// datapath
module datapath(clk, rst, sw, seg0, seg1,seg2,seg3, mem_addr, mem_wdata, mem_we, mem_rdata);
Settings: LEC_CHECK=0, CAP_MARGIN=20, CORE_MARGIN=4, CORE_UTILIZATION=59, CTS_CLUSTER_SIZE=99, SLEW_MARGIN=20; clock period 4.22 ns.
run.sh (not shown) runs the stock make flow with config.mk's settings and CLKGATE_MAP_FILE=.
The first run failed in global routing, error GRT-0232.
==> next run, changes <==
CORE_UTILIZATION = 72   (was 59)
CTS_CLUSTER_DIAMETER = 372   (was default)
clock period = 3.48 ns   (was 4.22 ns; I/O delays follow)
What happened: The new run died in clock tree synthesis (DPL-0038); die area falls by 17%; synthesized area is unchanged; synthesized cell count is unchanged.
==> next run, changes <==
ABC_AREA = 1   (was default)
CORE_MARGIN = 2   (was 4)
PLACE_DENSITY_LB_ADDON = 0.0   (was default)
SETUP_SLACK_MARGIN = 0.74   (was default)
TNS_END_PERCENT = 5   (was default)
Effect: With this change the flow never finished: it broke off in global routing, error GRT-0116. Synthesized area increases by 0.79%. Synthesized cell count increases by 24%. Die area decreases by 3.0%.
==> next run, changes <==
ABC_AREA = default   (was 1)
CTS_CLUSTER_DIAMETER = default   (was 372)
CTS_CLUSTER_SIZE = default   (was 99)
MAX_ROUTING_LAYER = met4   (was default)
PLACE_DENSITY_LB_ADDON = 0.01   (was 0.0)
SETUP_SLACK_MARGIN = -0.45   (was 0.74)
TNS_END_PERCENT = default   (was 5)
clock period = 8.86 ns   (was 3.48 ns; I/O delays follow)
Result: The changed run reached the layout checks and failed them: setup timing. Synthesized area came out lower by 0.78%. Synthesized cell count drops by 19%. Die size went down by 0.77%.
==> next run, changes <==
CORE_UTILIZATION = 70   (was 72)
CTS_CLUSTER_SIZE = 47   (was default)
SETUP_SLACK_MARGIN = 2.57   (was -0.45)
clock period = 8.63 ns   (was 8.86 ns; I/O delays follow)
Outcome: The new run finished with setup timing left; synthesized area stays the same; worst setup slack degrades by 210 ps; critical path depth climbs by 2; via count went up by 9.0%; cell count came out higher by 3.3%; final area increases by 8.5%; hold slack gains 18 ps; first-iteration DRC count goes up by 31%; utilization is higher by 4.7 points.
==> next run, changes <==
CORE_UTILIZATION = 61   (was 70)
CTS_CLUSTER_SIZE = default   (was 47)
MAX_ROUTING_LAYER = default   (was met4)
PLACE_DENSITY_LB_ADDON = default   (was 0.01)
SETUP_SLACK_MARGIN = 1.81   (was 2.57)
clock period = 6.19 ns   (was 8.63 ns; I/O delays follow)
After rerunning:
- Now the flow never finished: it broke off in global routing
- area after synthesis stays the same
- die size increases by 14%
- synthesized cell count does not change

Starting RTL as in the previous note.
Settings: LEC_CHECK=0, CAP_MARGIN=20, CELL_PAD_IN_SITES_GLOBAL_PLACEMENT=2, CORE_ASPECT_RATIO=0.8, CORE_MARGIN=2, CORE_UTILIZATION=40, CTS_CLUSTER_DIAMETER=145, GPL_TIMING_DRIVEN=0, SLEW_MARGIN=20; clock period 8.39 ns.
The starting point reached the layout checks and failed them: setup timing.
==> next run, changes <==
- CELL_PAD_IN_SITES_GLOBAL_PLACEMENT: 2 -> default
- CORE_ASPECT_RATIO: 0.8 -> default
- CORE_MARGIN: 2 -> 4
- CORE_UTILIZATION: 40 -> 35
- CTS_CLUSTER_DIAMETER: 145 -> default
- GPL_TIMING_DRIVEN: 0 -> default
- clock period: 8.39 -> 9.1 ns (I/O delays scaled with it)
The changed run completed with no timing, DRC or antenna violations.
Worst hold slack is better by 9.6 ps.
Routed wire length came out lower by 23%.
Global-route usage came out lower by 15 points.
Count of clock-buffer cells in the layout came out lower by 6.
Clock skew came out lower by 12 ps.
Cell area came out lower by about 2%.
Via count came out lower by about 5.6%.
Worst setup slack is better by 840 ps.
==> next run, changes <==
- CORE_MARGIN: 4 -> 2
- CORE_UTILIZATION: 35 -> 59
- SETUP_SLACK_MARGIN: default -> -0.45
- clock period: 9.1 -> 6.19 ns (I/O delays scaled with it)
After rerunning: The changed run finished but fails on capacitance limit, slew limit, setup timing; utilization climbs by 38 points; global-route usage climbs by 26 points; routed wire length climbs by about a fifth; synthesized cell count stays the same; die area drops by well over a third; non-clock buffer count climbs by 460; maximum frequency drops slightly; worst hold slack is about the same.
==> next run, changes <==
- CORE_MARGIN: 2 -> 4
- CORE_UTILIZATION: 59 -> 18
- SETUP_SLACK_MARGIN: -0.45 -> default
- clock period: 6.19 -> 14.5 ns (I/O delays scaled with it)
With this change the flow produced a clean layout.
Worst setup slack gets better by 6100 ps.
Final cell count rises by 17%.
Clock-buffer cell count drops by 6.
==> next run, changes <==
- CORE_UTILIZATION: 18 -> 40
- clock period: 14.5 -> 9.1 ns (I/O delays scaled with it)
What happened: The changed run completed without violations; sequential cell count stays the same; core utilization came out higher by 27 points; die area came out lower by 54%; non-clock buffer count came out higher by 250.
==> next run, changes <==
- CORE_UTILIZATION: 40 -> 61
- CTS_CLUSTER_SIZE: default -> 24
- SETUP_SLACK_MARGIN: default -> 0.46
- clock period: 9.1 -> 3.92 ns (I/O delays scaled with it)
Outcome: This time the run never finished: it broke off in 5_1_grt (GRT-0116); die size fell by a quarter to a third; synthesized cell count does not change; area after synthesis stays the same.

datapath again, from the RTL that the note above started with.
Settings: LEC_CHECK=0, CAP_MARGIN=0, CORE_MARGIN=2, CORE_UTILIZATION=72, PLACE_DENSITY=0.42, SLEW_MARGIN=20, TNS_END_PERCENT=50; clock period 5.77 ns.
The starting point never finished: it broke off in global routing (GRT-0116).
Change:
--- a/flow/config.mk
+++ b/flow/config.mk
@@ -6,8 +6,7 @@
 export NUM_CORES = 4
 export LEC_CHECK = 0
-export CAP_MARGIN = 0
+export CAP_MARGIN = 20
 export CORE_MARGIN = 2
-export CORE_UTILIZATION = 72
-export PLACE_DENSITY = 0.42
+export CORE_UTILIZATION = 65
+export MAX_ROUTING_LAYER = met4
 export SLEW_MARGIN = 20
-export TNS_END_PERCENT = 50
==> flow/constraint.sdc (replaced) <==
create_clock -name core_clock -period 7.9 [get_ports {clk}]
set_input_delay 1.5800 -clock core_clock [delete_from_list [all_inputs] [get_ports {clk}]]
set_output_delay 1.5800 -clock core_clock [all_outputs]
set_load 0.01 [all_outputs]
=> This time the run produced a layout that fails on negative setup slack; die area increases by 11%; synthesized area is unchanged; synthesized cell count stays the same.
